**flow/run.sh**
```bash
#!/bin/bash
# the make line also repeats each setting of config.mk as NAME=value (left out here)
make -C /OpenROAD-flow-scripts/flow DESIGN_CONFIG=/design/flow/config.mk WORK_HOME=/design/flow/orfs CLKGATE_MAP_FILE= finish
```
**flow/config.mk**
```make
export PLATFORM = sky130hd
export DESIGN_NAME = alu16_top
export DESIGN_NICKNAME = alu16_top
export VERILOG_FILES = /design/flow/design.v
export SDC_FILE = /design/flow/constraint.sdc
export NUM_CORES = 4
export LEC_CHECK = 0
export CAP_MARGIN = 20
export CORE_MARGIN = 2
export CORE_UTILIZATION = 58
export SETUP_SLACK_MARGIN = 0.99
export SLEW_MARGIN = 20
```
**flow/constraint.sdc**
```tcl
create_clock -name core_clock -period 5.26 [get_ports {clk}]
set_input_delay 1.0520 -clock core_clock [delete_from_list [all_inputs] [get_ports {clk}]]
set_output_delay 1.0520 -clock core_clock [all_outputs]
set_load 0.01 [all_outputs]
```
**flow/design.v**
```verilog
module adder16_7 (
    input [5:0] alufn,
    input [15:0] a,
    input [15:0] b,
    output reg [15:0] out,
    output reg z,
    output reg n,
    output reg v
  );
  reg [15:0] sum;
  reg [15:0] xb;
  always @* begin
    xb = b ^ {5'h10{alufn[0+0-:1]}};
    case (alufn[0+1-:2])
      2'h0: begin
        sum = a + b;
      end
      2'h1: begin
        sum = a - b;
      end
      2'h2: begin
        sum = a * b;
      end
      2'h3: begin
        sum = xb + 1'h1;
      end
      default: begin
        sum = a - b;
      end
    endcase
    v = (a[15+0-:1] & xb[15+0-:1] & ~sum[15+0-:1]) | (~a[15+0-:1] & ~xb[15+0-:1] & sum[15+0-:1]);
    n = sum[15+0-:1];
    z = (~|sum);
    out = sum;
  end
endmodule
module boolean16_9 (
    input [5:0] alufn,
    input [15:0] a,
    input [15:0] b,
    output reg [15:0] out
  );
  always @* begin
    case (alufn[0+3-:4])
      4'h8: begin
        out = a & b;
      end
      4'he: begin
        out = a | b;
      end
      4'h6: begin
        out = a ^ b;
      end
      4'ha: begin
        out = a;
      end
      default: begin
        out = 16'h0000;
      end
    endcase
  end
endmodule
module compare16_10 (
    input [5:0] alufn,
    input z,
    input v,
    input n,
    output reg [15:0] out
  );
  always @* begin
    case (alufn[1+1-:2])
      2'h1: begin
        out = z;
      end
      2'h2: begin
        out = n ^ v;
      end
      2'h3: begin
        out = z | (n ^ v);
      end
      default: begin
        out = 1'h0;
      end
    endcase
  end
endmodule
module shifter16_8 (
    input [15:0] a,
    input [15:0] b,
    input [5:0] alufn,
    output reg [15:0] out
  );
  always @* begin
    case (alufn[0+1-:2])
      2'h0: begin
        out = a <<< b[0+4-:5];
      end
      2'h1: begin
        out = a >>> b[0+4-:5];
      end
      2'h3: begin
        out = $signed(a) >>> b[0+4-:5];
      end
      default: begin
        out = 1'h0;
      end
    endcase
  end
endmodule
module alu_3 (
    input [5:0] alufn,
    input [15:0] a,
    input [15:0] b,
    output reg [15:0] alu_output
  );
  wire [16-1:0] M_add_out;
  wire [1-1:0] M_add_z;
  wire [1-1:0] M_add_n;
  wire [1-1:0] M_add_v;
  reg [6-1:0] M_add_alufn;
  reg [16-1:0] M_add_a;
  reg [16-1:0] M_add_b;
  adder16_7 add (
    .alufn(M_add_alufn),
    .a(M_add_a),
    .b(M_add_b),
    .out(M_add_out),
    .z(M_add_z),
    .n(M_add_n),
    .v(M_add_v)
  );
  wire [16-1:0] M_shift_out;
  reg [16-1:0] M_shift_a;
  reg [16-1:0] M_shift_b;
  reg [6-1:0] M_shift_alufn;
  shifter16_8 shift (
    .a(M_shift_a),
    .b(M_shift_b),
    .alufn(M_shift_alufn),
    .out(M_shift_out)
  );
  wire [16-1:0] M_bool_out;
  reg [6-1:0] M_bool_alufn;
  reg [16-1:0] M_bool_a;
  reg [16-1:0] M_bool_b;
  boolean16_9 bool (
    .alufn(M_bool_alufn),
    .a(M_bool_a),
    .b(M_bool_b),
    .out(M_bool_out)
  );
  wire [16-1:0] M_comp_out;
  reg [6-1:0] M_comp_alufn;
  reg [1-1:0] M_comp_z;
  reg [1-1:0] M_comp_v;
  reg [1-1:0] M_comp_n;
  compare16_10 comp (
    .alufn(M_comp_alufn),
    .z(M_comp_z),
    .v(M_comp_v),
    .n(M_comp_n),
    .out(M_comp_out)
  );
  always @* begin
    M_add_a = a;
    M_add_b = b;
    M_add_alufn = alufn;
    if (alufn[5:4] == 2'h3) begin
      M_add_alufn[1:0] = 2'h1;
    end
    M_comp_v = M_add_v;
    M_comp_n = M_add_n;
    M_comp_z = M_add_z;
    M_comp_alufn = alufn;
    M_bool_a = a;
    M_bool_b = b;
    M_bool_alufn = alufn;
    M_shift_a = a;
    M_shift_b = b;
    M_shift_alufn = alufn;
    case (alufn[4+1-:2])
      2'h0: begin
        alu_output = M_add_out;
      end
      2'h1: begin
        alu_output = M_bool_out;
      end
      2'h2: begin
        alu_output = M_shift_out;
      end
      2'h3: begin
        alu_output = M_comp_out;
      end
      default: begin
        alu_output = 16'h0000;
      end
    endcase
  end
endmodule
module alu16_top (
    input clk,
    input [5:0] alufn,
    input [15:0] a,
    input [15:0] b,
    output reg [15:0] y
  );
  reg [5:0] alufn_q;
  reg [15:0] a_q;
  reg [15:0] b_q;
  wire [15:0] alu_out;
  alu_3 alu (
    .alufn(alufn_q),
    .a(a_q),
    .b(b_q),
    .alu_output(alu_out)
  );
  always @(posedge clk) begin
    alufn_q <= alufn;
    a_q <= a;
    b_q <= b;
    y <= alu_out;
  end
endmodule
```
==> results of run 1 <==
[stage by stage]
step | total power (W) | hold WS (ns)
3_5_place_dp | 0.00437 | 0.703
6_report | 0.00524 | 0.718
3_3_place_gp | 0.00428 | 0.694
4_1_cts | 0.00506 | 0.708
5_1_grt | 0.00562 | 0.745
2_1_floorplan | 0.00270 | 0.662
[layout make-up]
type | instances | area, um^2 | share of cell area, %
tap | 188 | 235 | 2.06
clock buffer | 6 | 129 | 1.13
sequential | 54 | 1120 | 9.80
multi-input combinational | 899 | 7470 | 65.3
clock inverter | 2 | 37.5 | 0.329
inverter | 153 | 606 | 5.30
timing repair buffer | 209 | 1830 | 16.0
[routing by layer]
| layer | GRT usage [%] | up-vias |
|---|---|---|
| met4 | 17.0 | 0 |
| met1 | 53.6 | 4462 |
| met5 | 0 | - |
| met2 | 62.9 | 654 |
| met3 | 11.9 | 138 |
| li1 | - | 4225 |
[what timing repair did]
item                       4_1_cts  5_1_grt
gates resized                   84       35
setup buffers                   12        7
gates cloned                     1        0
pin swaps                       20       12
setup endpoints to repair       11       12
==> flow_metrics.tcl, run 1 <==
# collected from the flow reports
set metrics [dict create \
    pg_clk_w 0.000381 \
    stdcell_count 1511 \
    diodes 0 \
    power_frac_seq_pct 9.1 \
    min_path_type "reg -> reg" \
    n_fill_cell 1140 \
    synthesis.nets 1390 \
    cp_num_cells 21 \
    rsz0062_at_grt "true" \
    worstHoldPathCells 3 \
    compound_area_share_pct 19.7 \
    ys_area_um2 9030 \
    cpMostUsedCell "fa_1" \
    worstSetupPathType "reg -> reg" \
    dieArea_um2 16600 \
    cp_top_family "adder cells" \
    yosys.area.top_type "fa_1" \
    tns_ns -1.06 \
    grt_max_degree 50 \
    globalplace.congestion 1.02 \
    fin_ws_ns -0.336 \
    placed_area_um2 10700 \
    crit_start "a_q[7]" \
    p_comb_w 0.00439 \
    ys_top_cells_by_area "fa_1, ha_1, dfxtp_1, inv_1, xnor2_1" \
    syn_inst 1172 \
    yosysSeqAreaShare_pct 12.0 \
    xor_share_pct 7.43 \
    ys_sh_adder_pct 31.5 \
    clk_pin_slew_ns 0.08 \
    path_max_fanout 3 \
    post_drt_wl_per_cell_um 22.0 \
    warnings 49 \
    hold_end "y[0]" \
    period_minus_slack_ns 5.60 \
    reg2reg_depth 21 \
    synthToLayoutAreaGrowth_pct 26.5 \
    fp.dieH_um 129 \
    critPathMaxStageDelay_ns 0.54 \
    cp_cell_sequence "ha_2 -> inv_1 -> fa_1 -> fa_1 -> inv_1 -> fa_1 -> fa_1 -> inv_1 -> fa_1 -> fa_2 -> xor2_2 -> xnor2_1 -> xnor2_1 -> xnor2_1 -> xnor3_1 -> xnor2_1 -> buf_4 -> nand2_4 -> o211ai_2 -> a221oi_2 -> o41ai_2" \
    so_faults "negative setup slack" \
    status "complete, but fails checks" \
    syn-cell-area_um2 9030 \
    cts.path.max_buffers 2 \
    power_leader "combinational logic" \
    powerSeq_w 0.000476 \
    wl_met3_mm 4.15 \
    coreArea_um2 15200 \
    antenna_found_initial 0 \
    vdd.ir_drop.worst_mv 0.753 \
    wl_mm 33.3 \
    rr_startpoint "a_q[7]" \
    overflow 0 \
    grt_pass1_wl_mm 51.1 \
    p_comb_share_pct 83.7 \
    skew_ns 0.0127 \
    switching_share_pct 48.8 \
    synth.area.mux_share_pct 2.12 \
    end_kind "register" \
    cts_hold_buf 0 \
    dp_slack_ns -0.435 \
    internal_power_w 0.00268 \
    fp_util_pct 59.4 \
    viasPerCell 6.27 \
    p_clk_share_pct 7.3 \
    dr.first_iter.drc_count 1314 \
    logic_family "adder cells" \
    cts_tree "done" \
    ys_cells 1172 \
    cts_root_buffer "clkbuf_16" \
    edf_count 0 \
    finalCritPeriodShare_pct 106 \
    crit_arrival_ns 5.77 \
    cp_data_required_time_ns 5.43 \
    met1_length_mm 13.0 \
    insertion_delay_ns 0.30 \
    ios 55 \
    dr_wl_met2_mm 14.3 \
    drt-pass1-iter-count 8 \
    fmax_mhz 179 \
    critPathLaunchType "register" \
    ys_types 78 \
    dp.final_hpwl_mm 26.2 \
    numCtsBuffers 5 \
    crit_end "y[0]" \
    htree_levels 2 \
    dieWidth_um 129 \
    tightest_slew_ns 1.19 \
    setup_viol 5 \
    maxCapViolations 0 \
    syn_area_per_cell_um2 7.71 \
    power_switching_w 0.00256 \
    synth_flop_count 54 \
    fp-row-count 45 \
    grt_pass1_vias 9184 \
    post-route-util_pct 75.2 \
    top_cells_by_count "inv_1, nor2_1, nand2_1" \
    r2r-end "y[0]" \
    top_cell_area_share_pct 18.0 \
    grt_use_total_pct 40.7 \
    portBuffers 54 \
    synth.most_common_cell "inv_1" \
    ys_sh_simple_pct 17.7 \
    nets 1540 \
    yosys_warnings 6 \
    vias 9479 \
    routed.top_layer "met4" \
    synth-async-reset-ratio_pct 0 \
    report.final.slew_viol_count 0 \
    hold_viol 0 \
    min_from "alufn_q[2]" \
    numClockSinks 54 \
    detail-route-antenna-nets 0 \
    reg2reg_slack_ns -0.34 \
    relSlewSlack_pct 20.3 \
    drcViolationCount 0 \
    ys.flop_type "dfxtp_1" \
    placed_cells 1482 \
    crit_path_top_delay_cell "fa_1" \
    path_buffers 4 \
    p_leak_nw 5.20 \
    fin_area_um2 11400 \
    power.density_nw_per_um2 459 \
]
==> inputs of run 2 (changes only) <==
- CORE_UTILIZATION: 58 -> 68
- CTS_CLUSTER_DIAMETER: not set -> 36
- CTS_CLUSTER_SIZE: not set -> 19
- SETUP_SLACK_MARGIN: 0.99 -> -0.48
- clock period: 5.26 -> 5.07 ns (I/O delays scaled with it)
==> flow_metrics.tcl, run 2 <==
# collected from the flow reports
set metrics [dict create \
    worstSetupPathType "reg -> reg" \
    antenna_found_initial 2 \
    synthesis.nets 1390 \
    critPathLaunchType "register" \
    vdd.ir_drop.worst_mv 0.486 \
    p_comb_share_pct 82.4 \
    power_frac_seq_pct 9.5 \
    numCtsBuffers 5 \
    ys_sh_adder_pct 31.5 \
    logic_family "adder cells" \
    ys_area_um2 9030 \
    path_max_fanout 10 \
    portBuffers 54 \
    report.final.slew_viol_count 0 \
    dp_slack_ns -1.00 \
    insertion_delay_ns 0.32 \
    setup_viol 9 \
    ys_cells 1172 \
    hold_viol 0 \
    reg2reg_depth 20 \
    dp.final_hpwl_mm 27.5 \
    powerSeq_w 0.000493 \
    edf_count 0 \
    drcViolationCount 0 \
    cpMostUsedCell "fa_1" \
    rr_startpoint "a_q[5]" \
    path_buffers 3 \
    relSlewSlack_pct 37.5 \
    critPathMaxStageDelay_ns 0.60 \
    status "complete, but fails checks" \
    cts_tree "done" \
    detail-route-antenna-nets 0 \
    overflow 0 \
    ys_types 78 \
    worstHoldPathCells 2 \
    synth.most_common_cell "inv_1" \
    top_cell_area_share_pct 18.0 \
    p_clk_share_pct 8.1 \
    cts_root_buffer "clkbuf_16" \
    htree_levels 2 \
    numClockSinks 54 \
    grt_pass1_vias 9812 \
    crit_arrival_ns 5.95 \
    grt_pass1_wl_mm 53.4 \
    nets 1538 \
    period_minus_slack_ns 5.76 \
    yosysSeqAreaShare_pct 12.0 \
    power_leader "combinational logic" \
    vias 9932 \
    dr.first_iter.drc_count 1778 \
    syn-cell-area_um2 9030 \
    fmax_mhz 174 \
    coreArea_um2 13100 \
    warnings 48 \
    power.density_nw_per_um2 471 \
    top_cells_by_count "inv_1, nor2_1, nand2_1" \
    synth.area.mux_share_pct 2.12 \
    cts.path.max_buffers 2 \
    min_path_type "reg -> reg" \
    p_leak_nw 5.15 \
    skew_ns 0.0141 \
    cp_cell_sequence "buf_6 -> nand2_1 -> fa_1 -> inv_1 -> fa_1 -> fa_1 -> fa_1 -> inv_1 -> fa_1 -> fa_2 -> xor2_1 -> xnor2_1 -> xnor2_1 -> xnor2_1 -> xnor3_2 -> xnor2_2 -> nand2_1 -> o211ai_2 -> a221oi_2 -> o41ai_2" \
    internal_power_w 0.00262 \
    min_from "alufn_q[4]" \
    ys_top_cells_by_area "fa_1, ha_1, dfxtp_1, inv_1, xnor2_1" \
    viasPerCell 6.63 \
    grt_max_degree 45 \
    ys_sh_simple_pct 17.7 \
    ios 55 \
    p_comb_w 0.00430 \
    rsz0062_at_grt "true" \
    finalCritPeriodShare_pct 114 \
    r2r-end "y[0]" \
    clk_pin_slew_ns 0.08 \
    globalplace.congestion 1.13 \
    fp.dieH_um 119 \
    cp_num_cells 20 \
    crit_start "a_q[5]" \
    synth_flop_count 54 \
    synth-async-reset-ratio_pct 0 \
    syn_inst 1172 \
    dieArea_um2 14200 \
    tightest_slew_ns 0.931 \
    so_faults "negative setup slack" \
    ys.flop_type "dfxtp_1" \
    crit_end "y[0]" \
    cp_top_family "adder cells" \
    yosys_warnings 6 \
    maxCapViolations 0 \
    fp-row-count 42 \
    reg2reg_slack_ns -0.69 \
    drt-pass1-iter-count 10 \
    hold_end "y[15]" \
    synthToLayoutAreaGrowth_pct 22.5 \
    pg_clk_w 0.000422 \
    switching_share_pct 49.8 \
    xor_share_pct 7.43 \
    post_drt_wl_per_cell_um 24.2 \
    end_kind "register" \
    fin_ws_ns -0.693 \
    cp_data_required_time_ns 5.25 \
    crit_path_top_delay_cell "fa_1" \
    cts_hold_buf 0 \
    wl_mm 36.3 \
    tns_ns -4.07 \
    fp_util_pct 69.0 \
    compound_area_share_pct 19.7 \
    grt_use_total_pct 49.8 \
    yosys.area.top_type "fa_1" \
    power_switching_w 0.00259 \
    syn_area_per_cell_um2 7.71 \
    dieWidth_um 119 \
]
-- run 2: cell type report --
type,count,area (um^2)
antenna,1,2.50
clock buffer,5,125
clock inverter,3,47.5
fill,742,2020
inverter,153,591
multi-input combinational,899,7270
sequential,54,1110
tap,176,220
timing repair buffer,207,1700
-- run 2: routing by layer --
layer,global-route usage (%),routed length (um)
met1,60.2,12200
met2,73.8,15000
met3,17.2,5600
met4,35.3,3510
met5,0,14
-- run 2: stage by stage --
stage               hold slack [ns]  area [um^2]  util, %  power [W]  cells
detailed placement            0.712        10700     81.5    0.00411   1486
global route                  0.737        11100     84.5    0.00543   1497
CTS                           0.698        10900     83.4    0.00459   1496
floorplan                     0.662         9160        -    0.00262   1172
finish                        0.709        11100     84.5    0.00521   1498
global placement              0.699        10700     81.5    0.00397   1486
-- run 2: timing repair --
| action | 4_1_cts | 5_1_grt |
|---|---|---|
| buffers inserted | 4 | 1 |
| setup endpoints to repair | 6 | 8 |
| gates resized | 37 | 35 |
| pin swaps | 8 | 10 |
==> inputs of run 3 (changes only) <==
- CORE_UTILIZATION: 68 -> 70
- CTS_CLUSTER_DIAMETER: 36 -> not set
- CTS_CLUSTER_SIZE: 19 -> not set
- SETUP_SLACK_MARGIN: -0.48 -> not set
- clock period: 5.07 -> 3.03 ns (I/O delays scaled with it)
==> flow_metrics.tcl, run 3 <==
# yosys + openroad results
set metrics [dict create \
    synth-async-reset-ratio_pct 0 \
    syn-cell-area_um2 9030 \
    portBuffers 54 \
    yosys.area.top_type "fa_1" \
    compound_area_share_pct 19.7 \
    xor_share_pct 7.43 \
    fp.dieH_um 118 \
    dieWidth_um 118 \
    placed_cells 1557 \
    synth.area.mux_share_pct 2.12 \
    ys_area_um2 9030 \
    syn_inst 1172 \
    top_cell_area_share_pct 18.0 \
    ys.flop_type "dfxtp_1" \
    logic_family "adder cells" \
    tool.error "[ERROR GRT-0116] Global routing finished with congestion. Check the congestion regions in the DRC Viewer." \
    fp-row-count 41 \
    ys_sh_simple_pct 17.7 \
    dieArea_um2 13800 \
    ys_sh_adder_pct 31.5 \
    htree_levels 2 \
    yosys_warnings 6 \
    top_cells_by_count "inv_1, nor2_1, nand2_1" \
    status "did not finish" \
    synthesis.nets 1390 \
    synth.most_common_cell "inv_1" \
    numCtsBuffers 5 \
    overflow 257 \
    placed_area_um2 11400 \
    grt_use_total_pct 84.7 \
    globalplace.congestion 1.20 \
    cts.path.max_buffers 2 \
    edf_count 0 \
    ys_top_cells_by_area "fa_1, ha_1, dfxtp_1, inv_1, xnor2_1" \
    lastStage "5_1_grt" \
    cts_hold_buf 0 \
    cts_root_buffer "clkbuf_16" \
    ys_types 78 \
    fp_util_pct 71.6 \
    ios 55 \
    dp.final_hpwl_mm 29.6 \
    coreArea_um2 12600 \
    numClockSinks 54 \
    syn_area_per_cell_um2 7.71 \
    ys_cells 1172 \
    synth_flop_count 54 \
    yosysSeqAreaShare_pct 12.0 \
]
## run 3: routing by layer
layer  GRT overflow  track usage (%)
met3              7             72.4
met1              5             81.9
met5              2             45.2
met4             94             87.3
met2            149              100
## run 3: stage by stage
| step | setup WS, ns | hold slack, ns | power, W |
|---|---|---|---|
| after floorplan | -2.36 | 0.634 | 0.00470 |
| after global placement | -2.47 | 0.711 | 0.00696 |
| after detailed placement | -2.81 | 0.731 | 0.00740 |
| after CTS | -2.60 | 0.733 | 0.00898 |
## run 3: what timing repair did
item                                    CTS
cloned                                    1
gates resized                           106
endpoints found under the setup margin   14
setup buffers                            10
pin swaps                                13
==> inputs of run 4 (changes only) <==
- ABC_AREA: not set -> 1
- CORE_ASPECT_RATIO: not set -> 0.5
- CORE_UTILIZATION: 70 -> 72
- CTS_CLUSTER_DIAMETER: not set -> 400
- CTS_CLUSTER_SIZE: not set -> 99
- PLACE_DENSITY_LB_ADDON: not set -> 0.0
- SETUP_SLACK_MARGIN: not set -> 0.71
- clock period: 3.03 -> 2.43 ns (I/O delays scaled with it)
==> flow_metrics.tcl, run 4 <==
# yosys + openroad results
set metrics [dict create \
    syn_area_per_cell_um2 6.64 \
    fp_util_pct 73.2 \
    ys_cells 1482 \
    ys_sh_simple_pct 26.5 \
    synth-async-reset-ratio_pct 0 \
    synthesis.nets 1700 \
    ios 55 \
    top_cells_by_count "nand2_1, inv_1, ha_1" \
    dp.final_hpwl_mm 33.9 \
    globalplace.congestion 1.19 \
    ys.flop_type "dfxtp_1" \
    synth.most_common_cell "nand2_1" \
    dp_slack_ns -3.35 \
    ys_types 55 \
    portBuffers 54 \
    ys_area_um2 9830 \
    ys_sh_adder_pct 29.0 \
    yosys_warnings 6 \
    fp-row-count 30 \
    lastStage "4_1_cts" \
    fp.dieH_um 86.6 \
    edf_count 0 \
    syn-cell-area_um2 9830 \
    status "did not finish" \
    top_cell_area_share_pct 16.5 \
    tool.error "[ERROR DPL-0038] Utilization greater than 100%, impossible to legalize" \
    compound_area_share_pct 13.9 \
    ys_top_cells_by_area "fa_1, nand2_1, ha_1, inv_1, dfxtp_1" \
    placed_area_um2 12400 \
    yosys.area.top_type "fa_1" \
    dieArea_um2 14700 \
    syn_inst 1482 \
    synth.area.mux_share_pct 0.407 \
    yosysSeqAreaShare_pct 11.0 \
    dieWidth_um 169 \
    logic_family "adder cells" \
    coreArea_um2 13400 \
    xor_share_pct 4.41 \
    synth_flop_count 54 \
]
-- run 4: metrics by stage --
stage          total power (W)  std cells
2_1_floorplan          0.00642       1482
3_3_place_gp           0.00905       1887
3_5_place_dp           0.00986       1887
==> inputs of run 5 (changes only) <==
- ABC_AREA: 1 -> not set
- CORE_ASPECT_RATIO: 0.5 -> not set
- CTS_CLUSTER_DIAMETER: 400 -> 36
- CTS_CLUSTER_SIZE: 99 -> 19
- PLACE_DENSITY_LB_ADDON: 0.0 -> 0.28
- SETUP_SLACK_MARGIN: 0.71 -> -0.48
- clock period: 2.43 -> 5.56 ns (I/O delays scaled with it)
==> flow_metrics.tcl, run 5 <==
# yosys + openroad results
set metrics [dict create \
    dieWidth_um 116 \
    status "did not finish" \
    dp.final_hpwl_mm 28.4 \
    cts_hold_buf 0 \
    syn_area_per_cell_um2 7.71 \
    lastStage "5_1_grt" \
    placed_cells 1466 \
    postCtsSetupRepairBufs 0 \
    dp_slack_ns -0.740 \
    logic_family "adder cells" \
    yosys.area.top_type "fa_1" \
    dieArea_um2 13500 \
    xor_share_pct 7.43 \
    synth-async-reset-ratio_pct 0 \
    yosysSeqAreaShare_pct 12.0 \
    ios 55 \
    synth.most_common_cell "inv_1" \
    ys_area_um2 9030 \
    synthesis.nets 1390 \
    synth.area.mux_share_pct 2.12 \
    ys.flop_type "dfxtp_1" \
    yosys_warnings 6 \
    numClockSinks 54 \
    ys_cells 1172 \
    syn-cell-area_um2 9030 \
    ys_top_cells_by_area "fa_1, ha_1, dfxtp_1, inv_1, xnor2_1" \
    fp-row-count 40 \
    syn_inst 1172 \
    edf_count 0 \
    ys_sh_adder_pct 31.5 \
    ys_types 78 \
    top_cells_by_count "inv_1, nor2_1, nand2_1" \
    grt_use_total_pct 80.9 \
    htree_levels 2 \
    cts_root_buffer "clkbuf_16" \
    numCtsBuffers 5 \
    portBuffers 54 \
    fp_util_pct 74.6 \
    coreArea_um2 12100 \
    synth_flop_count 54 \
    fp.dieH_um 116 \
    compound_area_share_pct 19.7 \
    top_cell_area_share_pct 18.0 \
    globalplace.congestion 1.20 \
    ys_sh_simple_pct 17.7 \
    cts.path.max_buffers 2 \
    overflow 146 \
    tool.error "[ERROR GRT-0232] Routing congestion too high. Check the congestion heatmap in the GUI." \
]
run 5: per-layer routing:
metal  global-route usage, %  overflow
met1                    78.4         4
met2                    94.7        64
met3                    67.9         6
met4                    84.7        71
met5                    51.9         1
run 5: metrics by stage:
stage,cell area [um^2],setup TNS [ns],power (W)
after global placement,10500,-0.404,0.00365
after CTS,10700,-1.57,0.00436
after floorplan,9040,-1.30,0.00239
after detailed placement,10500,-2.27,0.00389
run 5: what timing repair did:
action / 4_1_cts
resized: 21
pin swaps: 12
setup endpoints to repair: 2
hold endpoints to repair: 0
gates cloned: 0
==> inputs of run 6 (changes only) <==
- ABC_AREA: not set -> 1
- CORE_UTILIZATION: 72 -> 70
- CTS_CLUSTER_DIAMETER: 36 -> not set
- CTS_CLUSTER_SIZE: 19 -> not set
- HOLD_SLACK_MARGIN: not set -> 0.27
- PLACE_DENSITY_LB_ADDON: 0.28 -> not set
- SETUP_SLACK_MARGIN: -0.48 -> not set
- clock period: 5.56 -> 2.47 ns (I/O delays scaled with it)
==> flow_metrics.tcl, run 6 <==
# yosys + openroad results
set metrics [dict create \
    lastStage "5_1_grt" \
    ys_top_cells_by_area "fa_1, nand2_1, ha_1, inv_1, dfxtp_1" \
    globalplace.congestion 1.15 \
    cts_hold_buf 0 \
    dieArea_um2 15000 \
    ys_sh_adder_pct 29.0 \
    fp.dieH_um 123 \
    fp_util_pct 71.1 \
    overflow 173 \
    yosysSeqAreaShare_pct 11.0 \
    synth.most_common_cell "nand2_1" \
    synth-async-reset-ratio_pct 0 \
    yosys.area.top_type "fa_1" \
    ys.flop_type "dfxtp_1" \
    synthesis.nets 1700 \
    status "did not finish" \
    xor_share_pct 4.41 \
    numCtsBuffers 5 \
    edf_count 0 \
    htree_levels 2 \
    compound_area_share_pct 13.9 \
    ys_sh_simple_pct 26.5 \
    syn_area_per_cell_um2 6.64 \
    coreArea_um2 13800 \
    logic_family "adder cells" \
    numClockSinks 54 \
    synth.area.mux_share_pct 0.407 \
    grt_use_total_pct 82.0 \
    ys_cells 1482 \
    ys_types 55 \
    dp.final_hpwl_mm 32.4 \
    ios 55 \
    top_cells_by_count "nand2_1, inv_1, ha_1" \
    fp-row-count 43 \
    top_cell_area_share_pct 16.5 \
    syn-cell-area_um2 9830 \
    portBuffers 54 \
    dieWidth_um 123 \
    synth_flop_count 54 \
    cts.path.max_buffers 2 \
    syn_inst 1482 \
    yosys_warnings 6 \
    ys_area_um2 9830 \
    cts_root_buffer "clkbuf_16" \
    placed_area_um2 12300 \
    dp_slack_ns -3.17 \
    tool.error "[ERROR GRT-0116] Global routing finished with congestion. Check the congestion regions in the DRC Viewer." \
]
run 6: per-stage QoR:
step | cells | power [W] | setup TNS (ns)
4_1_cts | 1922 | 0.0115 | -32.45
3_5_place_dp | 1888 | 0.00968 | -35.58
3_3_place_gp | 1888 | 0.00902 | -33.48
2_1_floorplan | 1482 | 0.00630 | -27.15
run 6: per-layer routing:
layer / global-route usage [%] / overflow
met4: 90.5 / 72
met5: 33.7 / 0
met1: 78.8 / 0
met2: 98.3 / 100
met3: 66.3 / 1
run 6: timing repair:
action	4_1_cts
setup buffers	28
pin swaps	73
endpoints found under the setup margin	16
resized	165
==> inputs of run 7 (changes only) <==
- ABC_AREA: 1 -> not set
- CORE_ASPECT_RATIO: not set -> 0.5
- CORE_UTILIZATION: 70 -> 40
- HOLD_SLACK_MARGIN: 0.27 -> -0.07
- clock period: 2.47 -> 6.5 ns (I/O delays scaled with it)
==> flow_metrics.tcl, run 7 <==
# collected from the flow reports
set metrics [dict create \
    status "no timing/DRC/antenna violations" \
    logic_area_um2 7100 \
    powerSeq_w 0.000391 \
    insertion_delay_ns 0.32 \
    ys_sh_simple_pct 17.7 \
    post_drt_wl_per_cell_um 23.7 \
    fp.dieH_um 110 \
    tns_ns 0 \
    edf_count 0 \
    critPathMaxStageDelay_ns 0.55 \
    p_total_w 0.00346 \
    p_comb_w 0.00278 \
    ys_area_um2 9030 \
    crit_end "y[0]" \
    numClockSinks 54 \
    maxCapViolations 0 \
    internal_power_w 0.00164 \
    period_minus_slack_ns 6.16 \
    cts_tree "done" \
    min_from "alufn_q[4]" \
    use_met2_pct 42.2 \
    power_switching_w 0.00182 \
    crit_start "a_q[3]" \
    grt_max_degree 45 \
    overflow 0 \
    skew_ns 0.0151 \
    worstHoldPathCells 2 \
    logic_family "adder cells" \
    cts_hold_buf 0 \
    ys_cells 1172 \
    grt_util_met3_pct 9.90 \
    setup_viol 0 \
    grt_pass1_wl_mm 53.8 \
    grt_use_total_pct 30.7 \
    reg2reg_slack_ns 0.34 \
    p_comb_share_pct 80.1 \
    yosys_warnings 6 \
    drcViolationCount 0 \
    yosys.area.top_type "fa_1" \
    synth.most_common_cell "inv_1" \
    critPathLaunchType "register" \
    coreArea_um2 21900 \
    globalplace.congestion 1.01 \
    synth-async-reset-ratio_pct 0 \
    p_leak_nw 4.67 \
    ios 55 \
    reg2reg_depth 21 \
    fp-row-count 38 \
    compound_area_share_pct 19.7 \
    vdd.ir_drop.worst_mv 0.252 \
    pg_clk_w 0.000297 \
    crit_path_top_delay_cell "fa_1" \
    cp_data_required_time_ns 6.72 \
    rsz0062_at_grt "false" \
    syn-cell-area_um2 9030 \
    dieWidth_um 217 \
    hold_end "y[8]" \
    yosysSeqAreaShare_pct 12.0 \
    xor_share_pct 7.43 \
    end_kind "register" \
    synthToLayoutAreaGrowth_pct 13.9 \
    vias 9079 \
    r2r-end "y[0]" \
    cts.path.max_buffers 2 \
    portBuffers 54 \
    ys_types 78 \
    cts_root_buffer "clkbuf_16" \
    finalCritPeriodShare_pct 94.8 \
    synthesis.nets 1390 \
    syn_area_per_cell_um2 7.71 \
    p_clk_share_pct 8.6 \
    numCtsBuffers 5 \
    cp_cell_sequence "buf_4 -> ha_1 -> inv_1 -> fa_1 -> fa_1 -> inv_1 -> ha_1 -> fa_1 -> ha_1 -> inv_1 -> fa_1 -> inv_1 -> ha_1 -> or4_1 -> o22a_1 -> a31oi_1 -> buf_4 -> xor2_1 -> o21ai_0 -> nand4b_1 -> o41ai_2" \
    report.final.slew_viol_count 0 \
    path_max_fanout 12 \
    power.density_nw_per_um2 337 \
    worstSetupPathType "reg -> reg" \
    path_buffers 6 \
    viasPerCell 5.94 \
    dr.first_iter.drc_count 1607 \
    ys.flop_type "dfxtp_1" \
    n_fill_cell 2179 \
    power_frac_seq_pct 11.3 \
    clk_pin_slew_ns 0.07 \
    antenna_found_initial 1 \
    wl_mm 36.3 \
    synth.area.mux_share_pct 2.12 \
    fmax_mhz 162 \
    fp_util_pct 41.2 \
    min_path_type "reg -> reg" \
    ys_sh_adder_pct 31.5 \
    dieArea_um2 23900 \
    htree_levels 2 \
    power_leader "combinational logic" \
    crit_arrival_ns 6.38 \
    ys_top_cells_by_area "fa_1, ha_1, dfxtp_1, inv_1, xnor2_1" \
    grt_use_met1_pct 45.9 \
    hold_viol 0 \
    synth_flop_count 54 \
    cp_num_cells 21 \
    diodes 0 \
    dp.final_hpwl_mm 29.7 \
    top_cells_by_count "inv_1, nor2_1, nand2_1" \
    switching_share_pct 52.6 \
    detail-route-antenna-nets 0 \
    top_cell_area_share_pct 18.0 \
    grt_pass1_vias 8550 \
    syn_inst 1172 \
    relSlewSlack_pct 33.0 \
    tightest_slew_ns 0.998 \
    drt-pass1-iter-count 8 \
    cp_top_family "adder cells" \
    nets 1446 \
    flop_area_um2 1080 \
    warnings 44 \
    rr_startpoint "a_q[3]" \
    top_usage_layer "met1" \
]
run 7: timing repair:
item                                    CTS  global route
endpoints found under the setup margin    0             1
resized                                   0             2
hold endpoints to repair                  0             0
buffers inserted                          0             0
run 7: area by class of cell:
cell class	count	share of cell area, %
Clock inverter	3	0.280
Inverter	153	5.62
Timing Repair Buffer	115	9.71
Multi-Input combinational cell	899	69.0
Tap cell	300	3.65
Clock buffer	5	1.22
Sequential cell	54	10.5
run 7: stage by stage:
step                hold slack (ns)  cell area (um^2)  setup WS (ns)  std cells  utilization [%]
floorplan                     0.653              9030          0.227       1172                -
global placement              0.702             10100          0.422       1521             46.2
detailed placement            0.703             10100          0.362       1521             46.2
CTS                           0.727             10300          0.332       1529             46.9
global route                  0.749             10300         0.0658       1529             46.9
finish                        0.731             10300          0.338       1529             46.9
run 7: layer usage:
layer | vias to the layer above | part of all wire (%)
met5 | - | 0
met4 | 0 | 1.9
met3 | 60 | 15
met2 | 579 | 38
met1 | 4411 | 46
li1 | 4029 | -
==> inputs of run 8 (changes only) <==
- CORE_ASPECT_RATIO: 0.5 -> not set
- CORE_UTILIZATION: 40 -> 69
- CTS_CLUSTER_SIZE: not set -> 22
- HOLD_SLACK_MARGIN: -0.07 -> not set
- clock period: 6.5 -> 5.77 ns (I/O delays scaled with it)
==> flow_metrics.tcl, run 8 <==
# collected from the flow reports
set metrics [dict create \
    status "complete, but fails checks" \
    so_faults "negative setup slack" \
    drcViolationCount 0 \
    yosysSeqAreaShare_pct 12.0 \
    cpMostUsedCell "fa_1" \
    power_switching_w 0.00256 \
    fp.dieH_um 118 \
    critPathLaunchType "register" \
    ys_sh_simple_pct 17.7 \
    cp_num_cells 19 \
    ios 55 \
    syn_inst 1172 \
    cp_top_family "adder cells" \
    p_leak_nw 4.88 \
    logic_family "adder cells" \
    report.final.slew_viol_count 0 \
    ys.flop_type "dfxtp_1" \
    nets 1486 \
    r2r-end "y[0]" \
    dp_slack_ns -0.149 \
    end_kind "register" \
    p_comb_share_pct 83.0 \
    dr.first_iter.drc_count 2292 \
    drt-pass1-iter-count 29 \
    fp_util_pct 71.0 \
    dieWidth_um 118 \
    coreArea_um2 12700 \
    grt_use_total_pct 48.9 \
    hold_end "y[15]" \
    top_cell_area_share_pct 18.0 \
    n_fill_cell 721 \
    p_total_w 0.00476 \
    yosys.area.top_type "fa_1" \
    edf_count 0 \
    crit_end "y[0]" \
    p_clk_share_pct 7.7 \
    warnings 48 \
    dieArea_um2 14000 \
    period_minus_slack_ns 6.34 \
    portBuffers 54 \
    cp_data_required_time_ns 6.01 \
    setup_viol 5 \
    vdd.ir_drop.worst_mv 0.402 \
    numClockSinks 54 \
    worst_hold_slack_ns 0.731 \
    path_max_fanout 8 \
    cts_tree "done" \
    synth.most_common_cell "inv_1" \
    dp.final_hpwl_mm 27.4 \
    crit_arrival_ns 6.57 \
    relSlewSlack_pct 29.3 \
    powerSeq_w 0.000439 \
    power.density_nw_per_um2 445 \
    insertion_delay_ns 0.34 \
    antenna_found_initial 2 \
    crit_path_top_delay_cell "a21oi_1" \
    clk_pin_slew_ns 0.08 \
    worstHoldPathCells 2 \
    synthToLayoutAreaGrowth_pct 18.5 \
    grt_pass1_wl_mm 52.4 \
    worstSetupPathType "reg -> reg" \
    fmax_mhz 158 \
    p_comb_w 0.00395 \
    ys_top_cells_by_area "fa_1, ha_1, dfxtp_1, inv_1, xnor2_1" \
    switching_share_pct 53.9 \
    synth_flop_count 54 \
    syn-cell-area_um2 9030 \
    grt_max_degree 50 \
    ys_cells 1172 \
    top_cells_by_count "inv_1, nor2_1, nand2_1" \
    finalCritPeriodShare_pct 110 \
    critPathMaxStageDelay_ns 0.68 \
    htree_levels 2 \
    viasPerCell 7.13 \
    syn_area_per_cell_um2 7.71 \
    cp_cell_sequence "buf_8 -> nand2_1 -> fa_1 -> fa_1 -> inv_1 -> fa_1 -> fa_1 -> inv_2 -> fa_1 -> fa_2 -> inv_1 -> ha_1 -> a21oi_1 -> o21ai_2 -> xnor2_2 -> nand2_2 -> o211ai_1 -> buf_4 -> o41ai_2" \
    reg2reg_slack_ns -0.57 \
    crit_start "a_q[6]" \
    internal_power_w 0.00219 \
    synthesis.nets 1390 \
    vias 10282 \
    min_from "alufn_q[4]" \
    placed_area_um2 10200 \
    yosys_warnings 6 \
    reg2reg_depth 19 \
    ys_area_um2 9030 \
    pg_clk_w 0.000369 \
    min_path_type "reg -> reg" \
    synth.area.mux_share_pct 2.12 \
    power_leader "combinational logic" \
    overflow 0 \
    grt_pass1_vias 9544 \
    fin_ws_ns -0.565 \
    path_buffers 5 \
    wl_mm 39.1 \
    maxCapViolations 0 \
    post_drt_wl_per_cell_um 27.1 \
    tightest_slew_ns 1.06 \
    detail-route-antenna-nets 0 \
    cts.path.max_buffers 2 \
    xor_share_pct 7.43 \
    synth-async-reset-ratio_pct 0 \
    fin_area_um2 10700 \
    rr_startpoint "a_q[6]" \
    hold_viol 0 \
    numCtsBuffers 5 \
    compound_area_share_pct 19.7 \
    ys_types 78 \
    globalplace.congestion 1.10 \
    power_frac_seq_pct 9.2 \
    cts_root_buffer "clkbuf_16" \
    post-route-util_pct 84.1 \
    ys_sh_adder_pct 31.5 \
    fp-row-count 41 \
    skew_ns 0.0139 \
]
[run 8: layout make-up]
class	count	area (um^2)	share of cell area, %
Multi-Input combinational cell	899	7260	67.8
Sequential cell	54	1130	10.5
Clock buffer	6	129	1.20
Inverter	153	589	5.51
Timing Repair Buffer	155	1340	12.5
Clock inverter	2	37.5	0.351
Antenna cell	2	5.00	0.0468
Tap cell	172	215	2.01
[run 8: per-layer routing]
metal	track usage (%)	up-vias	wire length (um)
met5	0	-	43
met2	74.1	1104	15800
li1	-	4130	-
met3	15.9	438	6400
met1	59.3	4608	12300
met4	32.4	2	4460
[run 8: per-stage QoR]
step | cells | setup TNS (ns)
after floorplan | 1172 | 0
after global placement | 1423 | -0.0615
after detailed placement | 1423 | -0.337
after CTS | 1431 | -0.0138
after global routing | 1442 | -1.84
final | 1443 | -1.20
[run 8: timing repair]
item / CTS / global route
pin swaps: 1 / 23
buffers inserted: 0 / 9
endpoints found under the hold margin: 0 / 0
hold buffers: 0 / 0
resized: 10 / 89
setup endpoints to repair: 4 / 7
==> inputs of run 9 (changes only) <==
- CORE_UTILIZATION: 69 -> 40
- CTS_CLUSTER_DIAMETER: not set -> 223
- CTS_CLUSTER_SIZE: 22 -> not set
- MAX_ROUTING_LAYER: not set -> met4
- TNS_END_PERCENT: not set -> 10
- clock period: 5.77 -> 6.5 ns (I/O delays scaled with it)
==> flow_metrics.tcl, run 9 <==
# collected from the flow reports
set metrics [dict create \
    status "no timing/DRC/antenna violations" \
    antenna_found_initial 0 \
    compound_area_share_pct 19.7 \
    fmax_mhz 160 \
    coreArea_um2 22000 \
    portBuffers 54 \
    reg2reg_depth 22 \
    ys_sh_simple_pct 17.7 \
    stdcell_count 1498 \
    fp.dieH_um 154 \
    min_from "alufn_q[2]" \
    relSlewSlack_pct 26.6 \
    top_cell_area_share_pct 18.0 \
    fin_area_um2 10200 \
    xor_share_pct 7.43 \
    p_comb_w 0.00254 \
    dieWidth_um 154 \
    fp_util_pct 41.0 \
    reg2reg_slack_ns 0.23 \
    p_comb_share_pct 76.9 \
    syn-cell-area_um2 9030 \
    tightest_slew_ns 1.09 \
    internal_power_w 0.00157 \
    dr.first_iter.drc_count 1290 \
    cp_num_cells 22 \
    dp.final_hpwl_mm 27.5 \
    cts.path.max_buffers 2 \
    critPathLaunchType "register" \
    fp-row-count 54 \
    ys_types 78 \
    diodes 0 \
    ios 55 \
    yosys.area.top_type "fa_1" \
    synth-async-reset-ratio_pct 0 \
    cts_root_buffer "clkbuf_16" \
    cts-resized-gates 0 \
    ys_area_um2 9030 \
    syn_area_per_cell_um2 7.71 \
    cp_top_family "adder cells" \
    cts_tree "done" \
    power_frac_seq_pct 11.7 \
    crit_path_top_delay_cell "fa_1" \
    worstHoldPathCells 3 \
    placed_area_um2 10000 \
    crit_start "a_q[8]" \
    switching_share_pct 52.5 \
    crit_end "y[15]" \
    end_kind "register" \
    ys_cells 1172 \
    hold_end "y[0]" \
    maxCapViolations 0 \
    powerSeq_w 0.000386 \
    synth_flop_count 54 \
    grt_max_degree 50 \
    nets 1435 \
    yosys_warnings 6 \
    insertion_delay_ns 0.32 \
    report.final.slew_viol_count 0 \
    path_buffers 5 \
    clk_pin_slew_ns 0.08 \
    grt_pass1_wl_mm 51.6 \
    drcViolationCount 0 \
    finalCritPeriodShare_pct 96.4 \
    synthToLayoutAreaGrowth_pct 13.2 \
    numCtsBuffers 5 \
    vias 8751 \
    min_path_type "reg -> reg" \
    critPathMaxStageDelay_ns 0.54 \
    dieArea_um2 23800 \
    globalplace.congestion 1.04 \
    postCtsSetupRepairBufs 0 \
    n_fill_cell 2253 \
    edf_count 0 \
    synthesis.nets 1390 \
    logic_area_um2 7100 \
    crit_arrival_ns 6.50 \
    wl_mm 34.4 \
    flop_area_um2 1080 \
    rr_startpoint "a_q[8]" \
    power.density_nw_per_um2 323 \
    top_cells_by_count "inv_1, nor2_1, nand2_1" \
    logic_family "adder cells" \
    worst_hold_slack_ns 0.715 \
    path_max_fanout 7 \
    detail-route-antenna-nets 0 \
    placed_cells 1490 \
    synth.area.mux_share_pct 2.12 \
    yosysSeqAreaShare_pct 12.0 \
    period_minus_slack_ns 6.27 \
    htree_levels 2 \
    cts_hold_buf 0 \
    pg_clk_w 0.000374 \
    p_clk_share_pct 11.3 \
    cp_data_required_time_ns 6.73 \
    numClockSinks 54 \
    power_switching_w 0.00173 \
    post_drt_wl_per_cell_um 23.0 \
    vdd.ir_drop.worst_mv 0.291 \
    setup_viol 0 \
    overflow 0 \
    rsz0062_at_grt "false" \
    viasPerCell 5.84 \
    warnings 44 \
    cp_cell_sequence "inv_1 -> nor2_1 -> fa_1 -> inv_1 -> fa_1 -> fa_1 -> inv_1 -> ha_1 -> fa_1 -> inv_1 -> fa_1 -> inv_1 -> ha_1 -> or4_1 -> o22a_1 -> a31oi_1 -> o21ai_0 -> xnor2_1 -> nand2_1 -> o211ai_1 -> o21ai_0 -> o21ai_0" \
    worstSetupPathType "reg -> reg" \
    skew_ns 0.0108 \
    drt-pass1-iter-count 9 \
    ys.flop_type "dfxtp_1" \
    r2r-end "y[15]" \
    synth.most_common_cell "inv_1" \
    ys_top_cells_by_area "fa_1, ha_1, dfxtp_1, inv_1, xnor2_1" \
    grt_use_total_pct 29.5 \
    syn_inst 1172 \
    ys_sh_adder_pct 31.5 \
    power_leader "combinational logic" \
    p_leak_nw 4.64 \
    grt_pass1_vias 8523 \
    hold_viol 0 \
    post-route-util_pct 46.4 \
    tns_ns 0 \
]
-- run 9: layout make-up --
cell class                 count  share of cell area [%]
clock buffer                   6                    1.36
tap                          280                    3.43
multi-input combinational    899                    69.5
sequential                    54                    10.6
inverter                     153                    5.62
timing repair buffer         104                    8.96
clock inverter                 2                   0.588
-- run 9: layer usage --
metal / up-vias / wire length, um / part of all wire [%] / global-route usage (%)
met5: - / 0 / 0 / -
met3: 87 / 3380 / 9.8 / 5.88
met2: 464 / 14900 / 43 / 43.5
met1: 4186 / 14400 / 42 / 39.6
met4: 0 / 1730 / 5.0 / 12.4
li1: 4014 / - / - / -
-- run 9: per-stage QoR --
step           worst slack (ns)  total power (W)
6_report                  0.232          0.00330
5_1_grt                 0.00212          0.00356
4_1_cts                   0.273          0.00327
3_5_place_dp              0.300          0.00288
3_3_place_gp              0.343          0.00286
2_1_floorplan             0.227          0.00204
==> inputs of run 10 (changes only) <==
- CTS_CLUSTER_DIAMETER: 223 -> not set
- MAX_ROUTING_LAYER: met4 -> not set
- SETUP_SLACK_MARGIN: not set -> -0.18
- TNS_END_PERCENT: 10 -> not set
- clock period: 6.5 -> 6.35 ns (I/O delays scaled with it)
==> flow_metrics.tcl, run 10 <==
# collected from the flow reports
set metrics [dict create \
    status "no timing/DRC/antenna violations" \
    syn-cell-area_um2 9030 \
    post-route-util_pct 46.7 \
    ys.flop_type "dfxtp_1" \
    worstSetupPathType "reg -> reg" \
    compound_area_share_pct 19.7 \
    detail-route-antenna-nets 0 \
    overflow 0 \
    cts.path.max_buffers 2 \
    p_leak_nw 4.68 \
    critPathLaunchType "register" \
    maxCapViolations 0 \
    period_minus_slack_ns 6.22 \
    fp-row-count 54 \
    placed_area_um2 10100 \
    dr.first_iter.drc_count 1383 \
    clk_pin_slew_ns 0.08 \
    cp_num_cells 22 \
    grt_pass1_wl_mm 50.8 \
    ys_sh_adder_pct 31.5 \
    cts-resized-gates 0 \
    ys_area_um2 9030 \
    skew_ns 0.00886 \
    rr_startpoint "a_q[7]" \
    switching_share_pct 52.2 \
    crit_path_top_delay_cell "fa_1" \
    ios 55 \
    coreArea_um2 22000 \
    grt_use_total_pct 27.8 \
    p_comb_share_pct 77.7 \
    globalplace.congestion 1.02 \
    wl_mm 33.0 \
    reg2reg_depth 22 \
    post_drt_wl_per_cell_um 21.9 \
    logic_family "adder cells" \
    htree_levels 2 \
    fmax_mhz 161 \
    pg_clk_w 0.000333 \
    vias 8783 \
    portBuffers 54 \
    reg2reg_slack_ns 0.13 \
    insertion_delay_ns 0.31 \
    synth.most_common_cell "inv_1" \
    path_max_fanout 7 \
    cts_hold_buf 0 \
    hold_end "y[15]" \
    synth.area.mux_share_pct 2.12 \
    yosysSeqAreaShare_pct 12.0 \
    ys_cells 1172 \
    r2r-end "y[15]" \
    dp.final_hpwl_mm 27.0 \
    worstHoldPathCells 2 \
    n_fill_cell 2220 \
    warnings 44 \
    power_switching_w 0.00171 \
    drt-pass1-iter-count 9 \
    power.density_nw_per_um2 318 \
    p_comb_w 0.00254 \
    crit_arrival_ns 6.46 \
    use_met2_pct 42.5 \
    dieWidth_um 154 \
    path_buffers 5 \
    top_cell_area_share_pct 18.0 \
    cts_root_buffer "clkbuf_16" \
    dieArea_um2 23800 \
    synth-async-reset-ratio_pct 0 \
    ys_types 78 \
    flop_area_um2 1080 \
    vdd.ir_drop.worst_mv 0.278 \
    drcViolationCount 0 \
    nets 1445 \
    ys_sh_simple_pct 17.7 \
    report.final.slew_viol_count 0 \
    top_cells_by_count "inv_1, nor2_1, nand2_1" \
    antenna_found_initial 1 \
    fp.dieH_um 154 \
    grt_use_met1_pct 39.8 \
    tightest_slew_ns 1.05 \
    viasPerCell 5.82 \
    fin_area_um2 10300 \
    grt_pass1_vias 8357 \
    synth_flop_count 54 \
    fp_util_pct 41.0 \
    numCtsBuffers 5 \
    crit_start "a_q[7]" \
    syn_inst 1172 \
    yosys.area.top_type "fa_1" \
    finalCritPeriodShare_pct 97.9 \
    power_leader "combinational logic" \
    cts_tree "done" \
    top_usage_layer "met2" \
    min_path_type "reg -> reg" \
    end_kind "register" \
    power_frac_seq_pct 12.1 \
    syn_area_per_cell_um2 7.71 \
    edf_count 0 \
    numClockSinks 54 \
    cp_top_family "adder cells" \
    relSlewSlack_pct 29.4 \
    ys_top_cells_by_area "fa_1, ha_1, dfxtp_1, inv_1, xnor2_1" \
    critPathMaxStageDelay_ns 0.54 \
    yosys_warnings 6 \
    xor_share_pct 7.43 \
    hold_viol 0 \
    crit_end "y[15]" \
    cp_data_required_time_ns 6.59 \
    p_clk_share_pct 10.2 \
    logic_area_um2 7100 \
    powerSeq_w 0.000397 \
    postCtsSetupRepairBufs 0 \
    internal_power_w 0.00156 \
    setup_viol 0 \
    cp_cell_sequence "inv_1 -> nor2_1 -> fa_1 -> inv_1 -> fa_1 -> fa_1 -> inv_1 -> ha_1 -> fa_1 -> inv_1 -> fa_1 -> inv_1 -> ha_1 -> or4_1 -> o22a_1 -> a31oi_1 -> o21ai_0 -> xnor2_1 -> nand2_1 -> o211ai_1 -> o21ai_0 -> o21ai_0" \
    worst_hold_slack_ns 0.724 \
    grt_max_degree 49 \
    synthesis.nets 1390 \
    min_from "alufn_q[4]" \
    grt_util_met3_pct 4.12 \
    synthToLayoutAreaGrowth_pct 13.8 \
]
run 10: layer usage:
metal  up-vias  wire length [um]
li1       4032                 -
met1      4169             14400
met2       485             14300
met3        97              2860
met4         0              1550
met5         -                 0
run 10: final cells by class:
class / count / area share, %
Antenna cell: 1 / 0.0243
Clock buffer: 5 / 1.22
Clock inverter: 3 / 0.426
Inverter: 153 / 5.59
Multi-Input combinational cell: 899 / 69.1
Sequential cell: 54 / 10.5
Tap cell: 280 / 3.41
Timing Repair Buffer: 114 / 9.76
run 10: stage by stage:
stage          setup WS, ns  TNS, ns  instances  power [W]
6_report              0.135        0       1509    0.00327
5_1_grt              -0.118   -0.193       1508    0.00354
4_1_cts               0.175        0       1508    0.00324
3_5_place_dp          0.193        0       1500    0.00290
3_3_place_gp          0.247        0       1500    0.00286
2_1_floorplan        0.0770        0       1172    0.00209
==> inputs of run 11 (changes only) <==
- ABC_AREA: not set -> 1
- CORE_ASPECT_RATIO: not set -> 0.92
- CORE_UTILIZATION: 40 -> 72
- GPL_ROUTABILITY_DRIVEN: not set -> 0
- HOLD_SLACK_MARGIN: not set -> 0.3
- SETUP_SLACK_MARGIN: -0.18 -> 0.17
- clock period: 6.35 -> 2.0 ns (I/O delays scaled with it)
==> flow_metrics.tcl, run 11 <==
# yosys + openroad results
set metrics [dict create \
    status "did not finish" \
    lastStage "4_1_cts" \
    tool.error "[ERROR DPL-0038] Utilization greater than 100%, impossible to legalize" \
    portBuffers 54 \
    ys_sh_simple_pct 26.5 \
    yosys_warnings 6 \
    synth-async-reset-ratio_pct 0 \
    syn_area_per_cell_um2 6.64 \
    dieWidth_um 126 \
    yosysSeqAreaShare_pct 11.0 \
    placed_cells 1926 \
    syn_inst 1482 \
    synth.most_common_cell "nand2_1" \
    top_cells_by_count "nand2_1, inv_1, ha_1" \
    logic_family "adder cells" \
    fp.dieH_um 116 \
    ys.flop_type "dfxtp_1" \
    coreArea_um2 13200 \
    ys_sh_adder_pct 29.0 \
    fp-row-count 40 \
    dp.final_hpwl_mm 37.4 \
    ios 55 \
    ys_types 55 \
    ys_cells 1482 \
    ys_top_cells_by_area "fa_1, nand2_1, ha_1, inv_1, dfxtp_1" \
    xor_share_pct 4.41 \
    fp_util_pct 74.4 \
    dp_slack_ns -3.67 \
    ys_area_um2 9830 \
    top_cell_area_share_pct 16.5 \
    dieArea_um2 14600 \
    compound_area_share_pct 13.9 \
    yosys.area.top_type "fa_1" \
    synthesis.nets 1700 \
    syn-cell-area_um2 9830 \
    synth_flop_count 54 \
    synth.area.mux_share_pct 0.407 \
    edf_count 0 \
]
[run 11: per-stage QoR]
step           power, W  area [um^2]  utilization [%]  hold WS (ns)  setup TNS (ns)
2_1_floorplan   0.00780        10200                -         0.428          -34.19
3_3_place_gp     0.0112        12700             96.2         0.749          -40.08
3_5_place_dp     0.0125        12700             96.2         0.766          -43.15
==> inputs of run 12 (changes only) <==
- ABC_AREA: 1 -> not set
- CORE_ASPECT_RATIO: 0.92 -> not set
- CORE_UTILIZATION: 72 -> 70
- CTS_CLUSTER_DIAMETER: not set -> 228
- CTS_CLUSTER_SIZE: not set -> 34
- GPL_ROUTABILITY_DRIVEN: 0 -> not set
- HOLD_SLACK_MARGIN: 0.3 -> not set
- MAX_ROUTING_LAYER: not set -> met4
- SETUP_SLACK_MARGIN: 0.17 -> 0.29
- clock period: 2.0 -> 5.26 ns (I/O delays scaled with it)
==> flow_metrics.tcl, run 12 <==
# yosys + openroad results
set metrics [dict create \
    status "did not finish" \
    lastStage "5_1_grt" \
    tool.error "[ERROR GRT-0232] Routing congestion too high. Check the congestion heatmap in the GUI." \
    fp.dieH_um 118 \
    synth-async-reset-ratio_pct 0 \
    ys_types 78 \
    dieWidth_um 118 \
    synth.most_common_cell "inv_1" \
    globalplace.congestion 1.09 \
    portBuffers 54 \
    fp-row-count 41 \
    edf_count 0 \
    htree_levels 2 \
    fp_util_pct 71.6 \
    xor_share_pct 7.43 \
    yosysSeqAreaShare_pct 12.0 \
    top_cells_by_count "inv_1, nor2_1, nand2_1" \
    dp.final_hpwl_mm 28.4 \
    ys_sh_simple_pct 17.7 \
    numClockSinks 54 \
    cts.path.max_buffers 2 \
    yosys.area.top_type "fa_1" \
    overflow 241 \
    coreArea_um2 12600 \
    ios 55 \
    numCtsBuffers 5 \
    synth_flop_count 54 \
    dieArea_um2 13800 \
    syn_inst 1172 \
    ys_area_um2 9030 \
    cts_root_buffer "clkbuf_16" \
    ys_top_cells_by_area "fa_1, ha_1, dfxtp_1, inv_1, xnor2_1" \
    synthesis.nets 1390 \
    syn_area_per_cell_um2 7.71 \
    ys.flop_type "dfxtp_1" \
    compound_area_share_pct 19.7 \
    ys_cells 1172 \
    ys_sh_adder_pct 31.5 \
    grt_use_total_pct 81.4 \
    logic_family "adder cells" \
    synth.area.mux_share_pct 2.12 \
    yosys_warnings 6 \
    syn-cell-area_um2 9030 \
    cts_hold_buf 0 \
    top_cell_area_share_pct 18.0 \
]
## run 12: stage by stage
stage               hold slack (ns)  worst slack, ns  cell area [um^2]  utilization, %  std cells
global placement              0.703           -0.297             10600            83.9       1456
detailed placement            0.717           -0.638             10600            83.9       1456
floorplan                     0.662           -0.131              9280               -       1172
CTS                           0.698           -0.422             11100            87.8       1479
## run 12: layer usage
layer	track usage (%)	overflow
met1	76.9	4
met2	96.6	152
met3	66.3	4
met4	84.6	81
met5	-	-
## run 12: repair_timing
item	CTS
hold endpoints to repair	0
buffers inserted	15
pin swaps	15
gates resized	74
endpoints found under the setup margin	9
==> inputs of run 13 (changes only) <==
- ABC_AREA: not set -> 1
- CAP_MARGIN: 20 -> 40
- CORE_ASPECT_RATIO: not set -> 1.31
- CORE_UTILIZATION: 70 -> 72
- CTS_CLUSTER_DIAMETER: 228 -> 400
- CTS_CLUSTER_SIZE: 34 -> 99
- PLACE_DENSITY: not set -> 0.39
- SETUP_SLACK_MARGIN: 0.29 -> not set
- SLEW_MARGIN: 20 -> 40
- TNS_END_PERCENT: not set -> 15
- clock period: 5.26 -> 2.43 ns (I/O delays scaled with it)
==> flow_metrics.tcl, run 13 <==
# yosys + openroad results
set metrics [dict create \
    status "did not finish" \
    lastStage "5_1_grt" \
    tool.error "[ERROR GRT-0116] Global routing finished with congestion. Check the congestion regions in the DRC Viewer." \
    htree_levels 2 \
    synth_flop_count 54 \
    edf_count 0 \
    fp.dieH_um 138 \
    grt_use_total_pct 86.9 \
    top_cell_area_share_pct 16.5 \
    syn-cell-area_um2 9830 \
    top_cells_by_count "nand2_1, inv_1, ha_1" \
    ys_top_cells_by_area "fa_1, nand2_1, ha_1, inv_1, dfxtp_1" \
    logic_family "adder cells" \
    synth.area.mux_share_pct 0.407 \
    dieArea_um2 14600 \
    dieWidth_um 106 \
    synthesis.nets 1700 \
    ys_cells 1482 \
    compound_area_share_pct 13.9 \
    ys_area_um2 9830 \
    fp-row-count 48 \
    portBuffers 54 \
    yosysSeqAreaShare_pct 11.0 \
    ios 55 \
    ys.flop_type "dfxtp_1" \
    ys_types 55 \
    fp_util_pct 74.1 \
    syn_area_per_cell_um2 6.64 \
    syn_inst 1482 \
    dp.final_hpwl_mm 33.5 \
    xor_share_pct 4.41 \
    numClockSinks 54 \
    synth.most_common_cell "nand2_1" \
    numCtsBuffers 5 \
    coreArea_um2 13300 \
    cts.path.max_buffers 2 \
    overflow 229 \
    cts_root_buffer "clkbuf_16" \
    synth-async-reset-ratio_pct 0 \
    ys_sh_simple_pct 26.5 \
    cts_hold_buf 0 \
    yosys_warnings 6 \
    globalplace.congestion 1.20 \
    ys_sh_adder_pct 29.0 \
    yosys.area.top_type "fa_1" \
]
run 13: stage by stage:
stage,std cells,setup WS [ns],total power [W],hold slack [ns],cell area [um^2]
4_1_cts,1890,-3.05,0.0112,0.586,12600
3_5_place_dp,1875,-3.30,0.00974,0.759,12200
3_3_place_gp,1875,-2.99,0.00894,0.741,12200
2_1_floorplan,1482,-2.82,0.00628,0.514,10100
run 13: layer usage:
metal  track usage (%)  GRT overflow
met5                 -             -
met4              95.5            64
met3              70.8             4
met2               103           152
met1              79.8             9
run 13: repair_timing:
action / CTS
resized: 66
setup endpoints to repair: 16
pin swaps: 22
setup buffers: 7
==> inputs of run 14 (changes only) <==
- CAP_MARGIN: 40 -> 25
- CELL_PAD_IN_SITES_DETAIL_PLACEMENT: not set -> 1
- CELL_PAD_IN_SITES_GLOBAL_PLACEMENT: not set -> 0
- CORE_ASPECT_RATIO: 1.31 -> 0.53
- CORE_MARGIN: 2 -> 3
- CORE_UTILIZATION: 72 -> 44
- CTS_CLUSTER_DIAMETER: 400 -> not set
- CTS_CLUSTER_SIZE: 99 -> not set
- GPL_ROUTABILITY_DRIVEN: not set -> 0
- MAX_ROUTING_LAYER: met4 -> met5
- MIN_ROUTING_LAYER: not set -> met2
- PLACE_DENSITY: 0.39 -> 0.53
- SLEW_MARGIN: 40 -> 20
- TNS_END_PERCENT: 15 -> not set
- clock period: 2.43 -> 7.86 ns (I/O delays scaled with it)
==> flow_metrics.tcl, run 14 <==
# yosys + openroad results
set metrics [dict create \
    ys.flop_type "dfxtp_1" \
    ys_types 55 \
    tool.error "[ERROR GRT-0116] Global routing finished with congestion. Check the congestion regions in the DRC Viewer." \
    dp.final_hpwl_mm 34.0 \
    syn_area_per_cell_um2 6.64 \
    compound_area_share_pct 13.9 \
    grt_use_total_pct 65.6 \
    dp_slack_ns 1.33 \
    logic_family "adder cells" \
    lastStage "5_1_grt" \
    ys_sh_simple_pct 26.5 \
    xor_share_pct 4.41 \
    syn-cell-area_um2 9830 \
    postCtsSetupRepairBufs 0 \
    synth.most_common_cell "nand2_1" \
    yosys.area.top_type "fa_1" \
    dieWidth_um 211 \
    overflow 5 \
    portBuffers 54 \
    dieArea_um2 24300 \
    top_cells_by_count "nand2_1, inv_1, ha_1" \
    ys_sh_adder_pct 29.0 \
    htree_levels 2 \
    ys_top_cells_by_area "fa_1, nand2_1, ha_1, inv_1, dfxtp_1" \
    placed_area_um2 10600 \
    ys_cells 1482 \
    cts_root_buffer "clkbuf_16" \
    ys_area_um2 9830 \
    fp.dieH_um 115 \
    coreArea_um2 21700 \
    edf_count 0 \
    top_cell_area_share_pct 16.5 \
    fp-row-count 39 \
    status "did not finish" \
    synthesis.nets 1700 \
    cts.path.max_buffers 2 \
    synth_flop_count 54 \
    yosys_warnings 6 \
    yosysSeqAreaShare_pct 11.0 \
    cts-resized-gates 0 \
    fp_util_pct 45.3 \
    synth.area.mux_share_pct 0.407 \
    numClockSinks 54 \
    placed_cells 1779 \
    numCtsBuffers 5 \
    cts_hold_buf 0 \
    ios 55 \
    synth-async-reset-ratio_pct 0 \
    syn_inst 1482 \
]
## run 14: metrics by stage
step | util (%) | total power [W] | hold WS (ns)
4_1_cts | 49.5 | 0.00250 | 0.678
3_5_place_dp | 48.7 | 0.00220 | 0.659
3_3_place_gp | 48.7 | 0.00213 | 0.652
2_1_floorplan | - | 0.00164 | 0.606
## run 14: routing by layer
metal | overflow | global-route usage (%)
met1 | - | -
met5 | 1 | 56.3
met2 | 0 | 68.2
met4 | 0 | 35.8
met3 | 4 | 81.8
==> inputs of run 15 (changes only) <==
- ABC_AREA: 1 -> not set
- CAP_MARGIN: 25 -> 20
- CELL_PAD_IN_SITES_DETAIL_PLACEMENT: 1 -> not set
- CELL_PAD_IN_SITES_GLOBAL_PLACEMENT: 0 -> not set
- CORE_ASPECT_RATIO: 0.53 -> not set
- CORE_MARGIN: 3 -> 2
- CORE_UTILIZATION: 44 -> 40
- CTS_CLUSTER_DIAMETER: not set -> 397
- CTS_CLUSTER_SIZE: not set -> 100
- GPL_ROUTABILITY_DRIVEN: 0 -> not set
- MAX_ROUTING_LAYER: met5 -> not set
- MIN_ROUTING_LAYER: met2 -> not set
- PLACE_DENSITY: 0.53 -> not set
- TNS_END_PERCENT: not set -> 15
- clock period: 7.86 -> 6.5 ns (I/O delays scaled with it)
==> flow_metrics.tcl, run 15 <==
# collected from the flow reports
set metrics [dict create \
    cp_cell_sequence "buf_4 -> nand2_1 -> fa_1 -> fa_1 -> fa_1 -> inv_1 -> ha_1 -> fa_1 -> inv_1 -> fa_1 -> inv_1 -> ha_1 -> or4_1 -> o22a_1 -> a31oi_2 -> o21ai_0 -> xnor2_1 -> nand2_1 -> o211ai_1 -> o21ai_0 -> o21ai_0" \
    vdd.ir_drop.worst_mv 0.207 \
    htree_levels 2 \
    numCtsBuffers 5 \
    n_fill_cell 2253 \
    ys_area_um2 9030 \
    ios 55 \
    powerSeq_w 0.000388 \
    dr.first_iter.drc_count 1133 \
    fp_util_pct 41.0 \
    synth.most_common_cell "inv_1" \
    logic_area_um2 7110 \
    tns_ns 0 \
    flop_area_um2 1080 \
    r2r-end "y[15]" \
    yosysSeqAreaShare_pct 12.0 \
    drcViolationCount 0 \
    crit_path_top_delay_cell "fa_1" \
    worstHoldPathCells 3 \
    top_cells_by_count "inv_1, nor2_1, nand2_1" \
    synth-async-reset-ratio_pct 0 \
    globalplace.congestion 1.05 \
    dieWidth_um 154 \
    crit_arrival_ns 6.51 \
    power_leader "combinational logic" \
    rr_startpoint "b_q[3]" \
    cts_root_buffer "clkbuf_16" \
    p_clk_share_pct 10.1 \
    numClockSinks 54 \
    hold_end "y[0]" \
    syn-cell-area_um2 9030 \
    power.density_nw_per_um2 318 \
    edf_count 0 \
    ys_cells 1172 \
    cp_top_family "adder cells" \
    yosys_warnings 6 \
    power_switching_w 0.00170 \
    fmax_mhz 159 \
    clk_pin_slew_ns 0.07 \
    dp_slack_ns 0.300 \
    fp.dieH_um 154 \
    critPathMaxStageDelay_ns 0.52 \
    syn_area_per_cell_um2 7.71 \
    syn_inst 1172 \
    nets 1434 \
    ys_top_cells_by_area "fa_1, ha_1, dfxtp_1, inv_1, xnor2_1" \
    top_cell_area_share_pct 18.0 \
    switching_share_pct 52.5 \
    p_comb_share_pct 78.0 \
    critPathLaunchType "register" \
    stdcell_count 1496 \
    synth_flop_count 54 \
    power_frac_seq_pct 12.0 \
    setup_viol 0 \
    ys_sh_simple_pct 17.7 \
    worstSetupPathType "reg -> reg" \
    finalCritPeriodShare_pct 96.5 \
    cp_num_cells 21 \
    reg2reg_depth 21 \
    cts_tree "done" \
    crit_end "y[15]" \
    portBuffers 54 \
    fp-row-count 54 \
    min_from "alufn_q[2]" \
    post_drt_wl_per_cell_um 22.5 \
    maxCapViolations 0 \
    cts.path.max_buffers 2 \
    synth.area.mux_share_pct 2.12 \
    relSlewSlack_pct 28.5 \
    viasPerCell 5.91 \
    p_comb_w 0.00252 \
    grt_max_degree 50 \
    report.final.slew_viol_count 0 \
    vias 8843 \
    path_buffers 4 \
    skew_ns 0.0106 \
    hold_viol 0 \
    pg_clk_w 0.000326 \
    ys_types 78 \
    status "no timing/DRC/antenna violations" \
    min_path_type "reg -> reg" \
    detail-route-antenna-nets 0 \
    coreArea_um2 22000 \
    overflow 0 \
    wl_mm 33.6 \
    compound_area_share_pct 19.7 \
    dp.final_hpwl_mm 27.1 \
    internal_power_w 0.00154 \
    ys.flop_type "dfxtp_1" \
    ys_sh_adder_pct 31.5 \
    xor_share_pct 7.43 \
    cpMostUsedCell "fa_1" \
    placed_cells 1489 \
    tightest_slew_ns 1.06 \
    rsz0062_at_grt "false" \
    synthToLayoutAreaGrowth_pct 12.8 \
    grt_use_total_pct 28.0 \
    drt-pass1-iter-count 9 \
    reg2reg_slack_ns 0.23 \
    fin_ws_ns 0.226 \
    crit_start "b_q[3]" \
    grt_pass1_vias 8328 \
    path_max_fanout 14 \
    antenna_found_initial 1 \
    period_minus_slack_ns 6.27 \
    logic_family "adder cells" \
    p_leak_nw 4.62 \
    warnings 44 \
    synthesis.nets 1390 \
    grt_pass1_wl_mm 50.7 \
    end_kind "register" \
    cp_data_required_time_ns 6.74 \
    insertion_delay_ns 0.31 \
    dieArea_um2 23800 \
    diodes 0 \
    yosys.area.top_type "fa_1" \
]
[run 15: per-stage QoR]
stage / area (um^2) / utilization [%] / power, W / hold WS, ns
6_report: 10200 / 46.3 / 0.00324 / 0.734
5_1_grt: 10200 / 46.3 / 0.00348 / 0.763
4_1_cts: 10200 / 46.2 / 0.00319 / 0.727
3_5_place_dp: 10000 / 45.5 / 0.00285 / 0.708
3_3_place_gp: 10000 / 45.5 / 0.00283 / 0.697
2_1_floorplan: 9030 / - / 0.00204 / 0.653
[run 15: routing by layer]
metal | wire (um) | vias up | share of wire [%] | GRT usage (%)
li1 | - | 4006 | - | -
met4 | 1680 | 2 | 5.0 | 11.3
met3 | 2930 | 99 | 8.7 | 3.45
met1 | 14700 | 4219 | 44 | 40.3
met5 | 11 | - | 0.033 | 0
met2 | 14200 | 517 | 42 | 42.5
[run 15: what timing repair did]
action,in CTS,in global routing
setup endpoints to repair,0,2
gates resized,0,2
setup buffers,0,0
hold buffers,0,0
[run 15: layout make-up]
cell class | instances | area share [%]
clock inverter | 1 | 0.295
multi-input combinational | 899 | 69.7
inverter | 153 | 5.64
clock buffer | 6 | 1.36
sequential | 54 | 10.6
tap | 280 | 3.44
timing repair buffer | 103 | 8.91
Power figures rest on the tool's default switching activity, not on a simulated workload.
